// cpu15
module cpu15(CLK, RESET_N, IO65_IN, IO64_OUT, PROM_ADDR, PROM_DATA, HALT);
clock: 2.5 ns
lec_check: 0
abc_area: 1
cap_margin: 20
core_margin: 2
core_utilization: 70
place_density_lb_addon: 0.11
setup_slack_margin: 0.74
slew_margin: 20
run.sh (not shown) runs the stock make flow with config.mk's settings and CLKGATE_MAP_FILE=.
The first run ended with an error in 5_1_grt.
Next try:
Settings changed: ABC_AREA 1 to not set, CORE_UTILIZATION 70 to 40, PLACE_DENSITY_LB_ADDON 0.11 to not set, SETUP_SLACK_MARGIN 0.74 to not set, SLEW_MARGIN 20 to 40.
Clock period 2.5 ns to 2.35 ns, I/O delays scaled along.
=> With this change the flow completed and failed the layout checks on setup timing; die area rose by 86%; synthesized area grows by 7.6%; synthesized cell count hardly moves.
Next try:
Settings changed: CORE_UTILIZATION 40 to 66.
Clock period 2.35 ns to 13.1 ns, I/O delays scaled along.
What happened: This time the run produced a clean layout; total power shrinks by 83%; count of clock-buffer cells in the layout falls by 16; global-route usage goes up by 12 points; final area drops by 11%; worst setup slack gets better by 8.7 ns; hold slack gets better by 0.22 ns; die area falls by 39%; synthesized area does not change; synthesized cell count does not change; final cell count went down by 16%; routed wire length falls by 12%.
Next try:
Settings changed: CORE_UTILIZATION 66 to 68, CTS_CLUSTER_SIZE set to 37, SETUP_SLACK_MARGIN set to 1.1, SLEW_MARGIN 40 to 20.
Clock period 13.1 ns to 6.86 ns, I/O delays scaled along.
Outcome: The changed run produced a clean layout; utilization grows by 1.7 points; synthesized area stays the same; final cell count came out lower by 0.39%; worst setup slack is worse by 4.9 ns; sequential share of layout area is higher by 0.32 points; wire length hardly moves; hold slack gets better by 0.0046 ns; die area decreases by 2.9%; critical path depth rose by 4; non-clock buffer count is lower by 2.
Next try:
Settings changed: CORE_UTILIZATION 68 to 70, CTS_CLUSTER_SIZE 37 to not set, PLACE_DENSITY set to 0.35, SETUP_SLACK_MARGIN 1.1 to 0.74.
Clock period 6.86 ns to 2.5 ns, I/O delays scaled along.
- Now the flow stopped in 5_1_grt
- die size fell by 2.8%
- area after synthesis stays the same
- synthesized cell count stays the same

cpu15 again, from the RTL that the note above started with.
==> flow/config.mk <==
export PLATFORM = sky130hd
export DESIGN_NAME = cpu15
export DESIGN_NICKNAME = cpu15
export VERILOG_FILES = /design/flow/design.v
export SDC_FILE = /design/flow/constraint.sdc
export NUM_CORES = 4
export LEC_CHECK = 0
export ABC_AREA = 1
export CAP_MARGIN = 20
export CORE_MARGIN = 2
export CORE_UTILIZATION = 72
export CTS_CLUSTER_DIAMETER = 231
export CTS_CLUSTER_SIZE = 41
export PLACE_DENSITY_LB_ADDON = 0.22
export SETUP_SLACK_MARGIN = 0.62
export SLEW_MARGIN = 40
==> flow/constraint.sdc <==
create_clock -name core_clock -period 2.14 [get_ports {CLK}]
set_input_delay 0.4280 -clock core_clock [delete_from_list [all_inputs] [get_ports {CLK}]]
set_output_delay 0.4280 -clock core_clock [all_outputs]
set_load 0.01 [all_outputs]
The starting point never finished: it broke off in clock tree synthesis on DPL-0038.
Rerun with:
--- a/flow/config.mk
+++ b/flow/config.mk
@@ -8 +7,0 @@
-export ABC_AREA = 1
@@ -11,5 +10 @@
-export CORE_UTILIZATION = 72
-export CTS_CLUSTER_DIAMETER = 231
-export CTS_CLUSTER_SIZE = 41
-export PLACE_DENSITY_LB_ADDON = 0.22
-export SETUP_SLACK_MARGIN = 0.62
+export CORE_UTILIZATION = 40
==> flow/constraint.sdc (replaced) <==
create_clock -name core_clock -period 10.0 [get_ports {CLK}]
set_input_delay 2.0000 -clock core_clock [delete_from_list [all_inputs] [get_ports {CLK}]]
set_output_delay 2.0000 -clock core_clock [all_outputs]
set_load 0.01 [all_outputs]
What happened: Now the flow passed the timing, DRC and antenna checks; die area came out higher by 91%; synthesized cell count is about the same; area after synthesis increases by 7.6%.
Rerun with:
--- a/flow/config.mk
+++ b/flow/config.mk
@@ -10,2 +10,2 @@
-export CORE_UTILIZATION = 40
-export SLEW_MARGIN = 40
+export CORE_UTILIZATION = 70
+export SLEW_MARGIN = 20
==> flow/constraint.sdc (replaced) <==
create_clock -name core_clock -period 2.5 [get_ports {CLK}]
set_input_delay 0.5000 -clock core_clock [delete_from_list [all_inputs] [get_ports {CLK}]]
set_output_delay 0.5000 -clock core_clock [all_outputs]
set_load 0.01 [all_outputs]
Result: Now the flow ran to the end with violations: setup timing. Routed wire length increases by roughly a tenth. Combinational power increases to 4.6 times its value. Total power increases to 4.0 times its value.
Rerun with:
--- a/flow/config.mk
+++ b/flow/config.mk
@@ -10,2 +10,2 @@
-export CORE_UTILIZATION = 70
-export SLEW_MARGIN = 20
+export CORE_UTILIZATION = 40
+export SLEW_MARGIN = 40
==> flow/constraint.sdc (replaced) <==
create_clock -name core_clock -period 3.64 [get_ports {CLK}]
set_input_delay 0.7280 -clock core_clock [delete_from_list [all_inputs] [get_ports {CLK}]]
set_output_delay 0.7280 -clock core_clock [all_outputs]
set_load 0.01 [all_outputs]
Outcome:
- The new run produced a clean layout
- combinational power shrinks by 39%
- wire length shrinks by 3.9%
- worst setup slack improves by 0.54 ns
- synthesized area stays the same
- sequential power shrinks by 31%
- design area shrinks by 3.4%
- global-route usage shrinks by 22 points
- power shrinks by 31%
- die area grows by 73%
- via count shrinks by 12%
- synthesized cell count does not change

cpu15 again, from the RTL that the note above started with.
clock: 2.17 ns
lec_check: 0
abc_area: 1
cap_margin: 20
core_aspect_ratio: 0.98
core_margin: 2
core_utilization: 71
cts_cluster_diameter: 213
cts_cluster_size: 15
place_density_lb_addon: 0.21
setup_slack_margin: 0.63
slew_margin: 10
The first run died in clock tree synthesis, error DPL-0033.
Change:
Settings changed: SLEW_MARGIN 10 to 40.
Clock period 2.17 ns to 2.59 ns, I/O delays scaled along.
With this change the flow completed without violations.
Synthesized cell count is unchanged.
Synthesized area does not change.
Die size stays the same.
Change:
Settings changed: CORE_ASPECT_RATIO 0.98 to unset, CORE_UTILIZATION 71 to 72, CTS_CLUSTER_DIAMETER 213 to unset, CTS_CLUSTER_SIZE 15 to unset, SETUP_SLACK_MARGIN 0.63 to unset, SLEW_MARGIN 40 to 20.
Clock period 2.59 ns to 2.17 ns, I/O delays scaled along.
- The new run ended with an error in global routing
- synthesized cell count is unchanged
- synthesized area stays the same
- die area shrinks by 1.4%
Change:
Settings changed: CTS_CLUSTER_DIAMETER set to 91, PLACE_DENSITY_LB_ADDON 0.21 to 0.06, SLEW_MARGIN 20 to 40.
Clock period 2.17 ns to 6.41 ns, I/O delays scaled along.
Now the flow finished with timing, DRC and antenna clean; die size is unchanged; area after synthesis does not change; synthesized cell count is unchanged.

== wip/yarrow ==
cpu15 again, from the RTL that the note above started with.
make LEC_CHECK=0 CAP_MARGIN=20 CORE_MARGIN=2 CORE_UTILIZATION=72 CTS_CLUSTER_DIAMETER=91 PLACE_DENSITY=0.4 SLEW_MARGIN=40 finish   # period 6.64 ns
Per the final summary, wip/yarrow finished and its layout is clean on timing, DRC and antenna.
Edits applied to the flow inputs when going from wip/yarrow to wip/quartz:
- removing PLACE_DENSITY (formerly 0.4)
- changing CORE_UTILIZATION from 72 to 52
- removing CTS_CLUSTER_DIAMETER (formerly 91)
- changing the clock period (ns, I/O delays scaled along) from 6.64 to 3.64
Results
wip/quartz reached the final stage; the timing, DRC and antenna checks on its layout passed.
Any difference in final hold slack between wip/yarrow and wip/quartz is small enough to ignore.
Combinational share of power essentially unchanged between wip/yarrow and wip/quartz.
The minimum clock period in wip/quartz sits 160 ps below the value recorded for wip/yarrow.
Cmp wip/yarrow and wip/quartz / clock insertion delay at the later pin of the skew report / lower: wip/yarrow
Looking only at setup slack after layout, and setting everything else aside, the lower value of wip/yarrow and wip/quartz goes to wip/quartz.
wip/quartz: worst stage delay on the critical path is 320 ps lower than what wip/yarrow reported.
Met2 track demand over resource in global routing: lower on wip/quartz
Reported for wip/yarrow and wip/quartz, number of setup violations in the final report turned out identical to the last digit.
Diff wip/yarrow and wip/quartz: via count lower in wip/quartz
Post-route cell area (lower): wip/yarrow
Modified inputs, wip/raven compared to wip/quartz
- MIN_ROUTING_LAYER newly set to met2
- CTS_CLUSTER_SIZE newly set to 19
- CORE_UTILIZATION changed from 52 to 31
- the clock period (ns, I/O delays scaled along) changed from 3.64 to 4.64
## What came out
Every run in the comparison, wip/raven and wip/quartz, completed the flow with a clean layout.
In the reports for wip/raven and wip/quartz, the larger utilization after layout belongs to wip/quartz.
Share of final layout cell area taken by clock buffers and inverters, wip/raven and wip/quartz: lower on wip/quartz
Summary of wip/raven over wip/quartz: total power lost about 17%; area growth from synthesis to final layout has increased; count of clock-buffer cells in the layout lower; sequential-cell power consumption has decreased.
Relative to wip/raven, the following input files were edited for wip/lagoon:
- MIN_ROUTING_LAYER removed (was met2)
- CTS_CLUSTER_SIZE removed (was 19)
- CTS_CLUSTER_DIAMETER newly set to 91
- CORE_UTILIZATION changed from 31 to 72
- ABC_AREA newly set to 1
- PLACE_DENSITY_LB_ADDON newly set to 0.06
- the clock period (ns, I/O delays scaled along) changed from 4.64 to 6.29
Notes after the runs:
- When wip/lagoon is measured against wip/raven, its combinational power share turns out 2.8 points lower.
- Clock period minus worst slack on wip/lagoon is up relative to wip/raven.
- On worst-case setup margin in the final layout, wip/raven loses to wip/lagoon.
- wip/raven has higher maximum frequency than wip/lagoon.
- The global-route layer with the greatest usage comes out met2 in one run and met3 in the other, namely in wip/lagoon and wip/raven respectively.
- Cell area | wip/lagoon vs wip/raven | wip/lagoon smaller
- wip/lagoon vs. wip/raven: routed wire length per instance decreased about 8%; clock skew fell 14 ps; register share after synthesis rose 3.3 points.
Edits applied to the flow inputs when going from wip/lagoon to wip/delta:
- putting SETUP_SLACK_MARGIN at 1.76 where nothing was set
- swapping 0.06 for 0.21 in PLACE_DENSITY_LB_ADDON
- putting CORE_ASPECT_RATIO at 0.9 where nothing was set
- clearing ABC_AREA, which used to be 1
- clearing CTS_CLUSTER_DIAMETER, which used to be 91
- swapping 6.29 for 6.31 in the clock period (ns, I/O delays scaled along)
--- outcome ---
For wip/delta, the launch point of the critical path was C4.REG_OUT[0], unlike wip/lagoon, where it was C2.PROM_OUT[5]. Total length of routed wires ended up 3500 microns higher on wip/delta than on wip/lagoon. Re portion of total power attributed to combinational logic: wip/lagoon and wip/delta aren't equal, and the lower value belongs to wip/lagoon. Going from wip/lagoon to wip/delta, the number of non-clock buffers was found to have gone up by about 17%. wip/delta vs. wip/lagoon: final worst-path setup slack +110 ps; fraction of the core area covered by cells at the end of the flow went down 0.44 points; via count higher.

== v47 ==
cpu15 again, from the RTL that the note above started with.
## cpu15
module cpu15(CLK, RESET_N, IO65_IN, IO64_OUT, PROM_ADDR, PROM_DATA, HALT);
    input         CLK;
    input         RESET_N;
    input [15:0]  IO65_IN;
    output [15:0] IO64_OUT;
    output [7:0]  PROM_ADDR;
    input [14:0]  PROM_DATA;
    output        HALT;
    wire          CLK_FT;
    wire          CLK_DC;
    wire          CLK_EX;
    wire          CLK_WB;
    wire [7:0]    P_COUNT;
    wire [14:0]   PROM_OUT;
    wire [3:0]    OP_CODE;
    wire [7:0]    OP_DATA;
    wire [15:0]   REG_0;
    wire [15:0]   REG_1;
    wire [15:0]   REG_2;
    wire [15:0]   REG_3;
    wire [15:0]   REG_4;
    wire [15:0]   REG_5;
    wire [15:0]   REG_6;
    wire [15:0]   REG_7;
    wire [2:0]    N_REG_A;
    wire [2:0]    N_REG_B;
    wire [15:0]   REG_A;
    wire [15:0]   REG_B;
    wire [15:0]   RAM_0;
    wire [15:0]   RAM_1;
    wire [15:0]   RAM_2;
    wire [15:0]   RAM_3;
    wire [15:0]   RAM_4;
    wire [15:0]   RAM_5;
    wire [15:0]   RAM_6;
    wire [15:0]   RAM_7;
    wire [7:0]    RAM_ADDR;
    wire [15:0]   RAM_OUT;
    wire [15:0]   REG_IN;
    wire [15:0]   RAM_IN;
    wire          REG_WEN;
    wire          RAM_WEN;
    clock_gen C1(CLK, RESET_N, CLK_FT, CLK_DC, CLK_EX, CLK_WB);
    assign PROM_ADDR = P_COUNT;
    fetch C2(CLK, CLK_FT, PROM_DATA, PROM_OUT);
    decode C3(CLK, CLK_DC, PROM_OUT, OP_CODE, OP_DATA);
    reg_dc C4(CLK, CLK_DC, PROM_OUT[10:8], REG_0, REG_1, REG_2, REG_3, REG_4, REG_5,
              REG_6, REG_7, N_REG_A, REG_A);
    reg_dc C5(CLK, CLK_DC, PROM_OUT[7:5], REG_0, REG_1, REG_2, REG_3, REG_4, REG_5,
              REG_6, REG_7, N_REG_B, REG_B);
    ram_dc C6(CLK, CLK_DC, PROM_OUT[7:0], RAM_0, RAM_1, RAM_2, RAM_3, RAM_4, RAM_5,
              RAM_6, RAM_7, IO65_IN, RAM_ADDR, RAM_OUT);
  ...
make LEC_CHECK=0 CAP_MARGIN=20 CELL_PAD_IN_SITES_DETAIL_PLACEMENT=2 CORE_MARGIN=2 CORE_UTILIZATION=40 SLEW_MARGIN=20 TNS_END_PERCENT=15 finish   # period 10.0 ns
Having completed the whole flow, v47 delivered a layout that passed the timing, DRC and antenna checks.
Inputs modified between v47 and v49:
Settings: PLACE_DENSITY_LB_ADDON now 0.08, previously not set; CAP_MARGIN now 35, was 20; TNS_END_PERCENT now 95, was 15; CTS_CLUSTER_SIZE now 90, previously not set; MAX_ROUTING_LAYER now met4, previously not set; GPL_ROUTABILITY_DRIVEN now 0, previously not set; the clock period (ns, I/O delays scaled along) now 2.44, was 10.0.
--- outcome ---
v49 completed end to end; final checks failed (negative setup slack). Lower power goes to v47 over v49. v49: number of clock buffers in the layout about 3.3% above v47. Comparing v47 and v49, the higher met3 wire length was measured on v49. Mean routed wirelength per cell was lower in v47 than in v49. [compare] base=v47 new=v49: diode insertion count for antenna repair now sits higher; fraction of standard cell area in multi-input logic now sits lower; detailed placement HPWL now sits higher; number of vias after detailed routing now sits higher; global-route usage now sits higher.
## Diff of input files: v41 against v49
Settings: CORE_UTILIZATION now 70, was 40; PLACE_DENSITY_LB_ADDON now 0.25, was 0.08; TNS_END_PERCENT no longer set, was 95; CTS_CLUSTER_SIZE now 25, was 90; SETUP_SLACK_MARGIN now 2.0, previously not set; GPL_ROUTABILITY_DRIVEN no longer set, was 0; CAP_MARGIN now 20, was 35; MAX_ROUTING_LAYER no longer set, was met4; CELL_PAD_IN_SITES_DETAIL_PLACEMENT no longer set, was 2; the clock period (ns, I/O delays scaled along) now 6.86, was 2.44.
--- outcome ---
FAIL: v49; every other run in v41 and v49 is clean
Looking at met1 usage in global routing across v41 and v49, the one that comes out lower is v49.
Buffer count from post-CTS setup fixing was lower in v41 than in v49.
Compared to v49, v41 shows a wider setup margin.
Run comparison: v49 classification of the worst-slack hold path input port to register; v41 classification of the worst-slack hold path register to register
Compared with v49, v41 shows total wire length after detailed routing lower by 53%.
Going from v49 to v41, number of instances resized during post-cts repair lost 53, number of buffers inserted during clock tree synthesis lost about 13%, switching power total lost 75%, actual slew at the worst max-slew pin lost 0.094 ns, combinational share of cell area picked up an extra 3.9 points.
| relative contribution of combinational cells to total power | higher: v49 |
Side by side, overall global routing resource usage turned out lower in v41 than in v49.

cpu15 again, from the RTL that the note above started with.
==> flow/design.v (excerpt) <==
module cpu15(CLK, RESET_N, IO65_IN, IO64_OUT, PROM_ADDR, PROM_DATA, HALT);
make LEC_CHECK=0 ABC_AREA=0 CAP_MARGIN=20 CELL_PAD_IN_SITES_DETAIL_PLACEMENT=2 CELL_PAD_IN_SITES_GLOBAL_PLACEMENT=1 CORE_ASPECT_RATIO=0.61 CORE_MARGIN=2 CORE_UTILIZATION=52 CTS_CLUSTER_DIAMETER=71 GPL_TIMING_DRIVEN=1 PLACE_DENSITY_LB_ADDON=0.23 SETUP_SLACK_MARGIN=-0.13 SLEW_MARGIN=20 finish   # period 2.64 ns
The baseline did not get past detailed placement (3_5_place_dp).
Edit:
- ABC_AREA: 0 -> not set
- CELL_PAD_IN_SITES_DETAIL_PLACEMENT: 2 -> not set
- CELL_PAD_IN_SITES_GLOBAL_PLACEMENT: 1 -> not set
- CORE_ASPECT_RATIO: 0.61 -> not set
- CORE_UTILIZATION: 52 -> 72
- CTS_CLUSTER_DIAMETER: 71 -> not set
- GPL_TIMING_DRIVEN: 1 -> not set
- PLACE_DENSITY: not set -> 0.65
- PLACE_DENSITY_LB_ADDON: 0.23 -> not set
- SETUP_SLACK_MARGIN: -0.13 -> 0.39
- clock period: 2.64 -> 2.5 ns (I/O delays scaled with it)
Outcome: With this change the flow never finished: it broke off in global routing (5_1_grt) with GRT-0232. Die size falls by 27%. Synthesized area is unchanged. Synthesized cell count is unchanged.
Edit:
- CTS_CLUSTER_SIZE: not set -> 14
- PLACE_DENSITY: 0.65 -> not set
- PLACE_DENSITY_LB_ADDON: not set -> 0.28
- SETUP_SLACK_MARGIN: 0.39 -> 0.32
- clock period: 2.5 -> 2.68 ns (I/O delays scaled with it)
Now the flow completed without violations; synthesized area is unchanged; die area does not change; synthesized cell count stays the same.
Power figures rest on the tool's default switching activity, not on a simulated workload.
